==> flow/design.v <==
module alu_top (
    input             clk,
    input      [7:0]  a,
    input      [7:0]  b,
    input      [3:0]  sel,
    output reg [15:0] out
);
    reg  [7:0]  a_q, b_q;
    reg  [3:0]  sel_q;
    wire [15:0] alu_out;
    always @(posedge clk) begin
        a_q   <= a;
        b_q   <= b;
        sel_q <= sel;
        out   <= alu_out;
    end
    alu u_alu (.a(a_q), .b(b_q), .sel(sel_q), .out(alu_out));
endmodule

`timescale 1ns / 1ps
module alu(
    input [7:0] a,b,
    input [3:0] sel,
    output reg [15:0] out
    );
    always@(*)
        begin
            case(sel)
                4'b0000 : out=a+b;
                4'b0001 : out=a+1;
                4'b0010 : out=a-b;
                4'b0011 : out=a*b;
                4'b0100 : out=(b==0) ? 16'd0 : a/b;
                4'b0101 : out=(b==0) ? 16'd0 : a%b;
                4'b0110 : out=a&b;
                4'b0111 : out=a|b;
                4'b1000 : out=~(a&b);
                4'b1001 : out=~(a|b);
                4'b1010 : out=a^b;
                default: out=0;
            endcase        
        end    
endmodule
export LEC_CHECK = 0
export ABC_AREA = 1
export CAP_MARGIN = 20
export CORE_MARGIN = 2
export CORE_UTILIZATION = 70
export CTS_CLUSTER_DIAMETER = 197
export CTS_CLUSTER_SIZE = 18
export HOLD_SLACK_MARGIN = -0.08
export PLACE_DENSITY_LB_ADDON = 0.18
export SLEW_MARGIN = 20
export TNS_END_PERCENT = 5
create_clock -name core_clock -period 26.9 [get_ports {clk}]
run.sh (not shown) runs the stock make flow with config.mk's settings and CLKGATE_MAP_FILE=.
The starting point completed with no timing, DRC or antenna violations.
Edit:
Settings changed: ABC_AREA 1 to unset, CORE_UTILIZATION 70 to 72, CTS_CLUSTER_DIAMETER 197 to unset, CTS_CLUSTER_SIZE 18 to unset, HOLD_SLACK_MARGIN -0.08 to unset, PLACE_DENSITY_LB_ADDON 0.18 to 0.27.
Clock period 26.9 ns to 26.2 ns, I/O delays scaled along.
Outcome: With this change the flow never finished: it broke off in global routing (5_1_grt) with GRT-0232. Area after synthesis is about the same. Synthesized cell count came out lower by roughly a tenth. Die area went down by a few percent.
Edit:
Settings changed: CORE_UTILIZATION 72 to 40, PLACE_DENSITY_LB_ADDON 0.27 to unset, TNS_END_PERCENT 5 to unset.
Clock period 26.2 ns to 30.6 ns, I/O delays scaled along.
Effect: The changed run finished clean. Synthesized cell count does not change. Synthesized area stays the same. Die area went up by about 80%.
Edit:
Settings changed: CORE_UTILIZATION 40 to 64, TNS_END_PERCENT set to 5.
Clock period 30.6 ns to 24.6 ns, I/O delays scaled along.
This time the run stopped in global routing (5_1_grt), error GRT-0232.
Die size goes down by 37%.
Area after synthesis does not change.
Synthesized cell count stays the same.

========
== run A ==
// alu_top: RTL as listed in full above, without the edits since
clock: 32.0 ns
lec_check: 0
cap_margin: 20
cell_pad_in_sites_detail_placement: 1
core_aspect_ratio: 1.14
core_margin: 3
core_utilization: 47
cts_cluster_size: 51
gpl_timing_driven: 0
max_routing_layer: met4
min_routing_layer: met1
place_density_lb_addon: 0.02
slew_margin: 20
Edits applied to the flow inputs when going from run A to run B:
- CORE_MARGIN: 3 -> 2
- MIN_ROUTING_LAYER: met1 -> unset
- CORE_ASPECT_RATIO: 1.14 -> unset
- PLACE_DENSITY_LB_ADDON: 0.02 -> 0.3
- CELL_PAD_IN_SITES_DETAIL_PLACEMENT: 1 -> unset
- GPL_TIMING_DRIVEN: 0 -> unset
- CTS_CLUSTER_SIZE: 51 -> unset
- ABC_AREA: unset -> 1
- CORE_UTILIZATION: 47 -> 67
- MAX_ROUTING_LAYER: met4 -> unset
### Flow results
- Run B completed every stage of the flow, and the final layout passed the timing, design-rule and antenna checks.
- When run B is set beside run A, its total die size turns out to be 7500 µm² smaller.
- The yosys synthesis chip area on run B is in line with that on run A.
- Going from run A to run B, the arrival time reported for the critical path endpoint was found to have gone down by 2.06 ns.
- out[11] as the last element of the critical path was reported by run A, and out[9] by run B.
[inputs] run C vs run B
- ABC_AREA no longer set, was 1
- CTS_CLUSTER_SIZE now 69, previously not set
- CORE_UTILIZATION now 40, was 67
- PLACE_DENSITY_LB_ADDON no longer set, was 0.3
- CELL_PAD_IN_SITES_GLOBAL_PLACEMENT now 2, previously not set
Notes after the runs:
From run B to run C the numbers moved as follows: placement-stage cell area shows an increase of 3.9%, all-layer global routing usage shows a reduction of 7.2 points, logic depth of the worst setup path including buffers shows a reduction of 51. Run C vs run B: tap cell count up by more than half. The lower number of iterations in the first detailed-routing pass came out of run C. Run C vs run B, setup slack after layout went down by 1.12 ns. Run C reports a lower worst endpoint required time than run B does.
Edits applied to the flow inputs when going from run C to run D:
- CORE_UTILIZATION changed from 40 to 68
- CELL_PAD_IN_SITES_GLOBAL_PLACEMENT removed (was 2)
- CTS_CLUSTER_SIZE removed (was 69)
- the clock period (ns, I/O delays scaled along) changed from 32.0 to 34.3
--- outcome ---
Relative to run C, sum of net half-perimeters after detailed placement decreased by 5100 µm in run D. Comparing run D and run C, met3 track demand over resource in global routing is lower on run C. Run C -> run D: count of multi-input combinational gates delta 0, exact match. Going from run C to run D, fraction of area in non-clock buffers shrinks by 1.3 points. From run C to run D the numbers moved as follows: number of cell rows went down, final non-filler cell area went down.
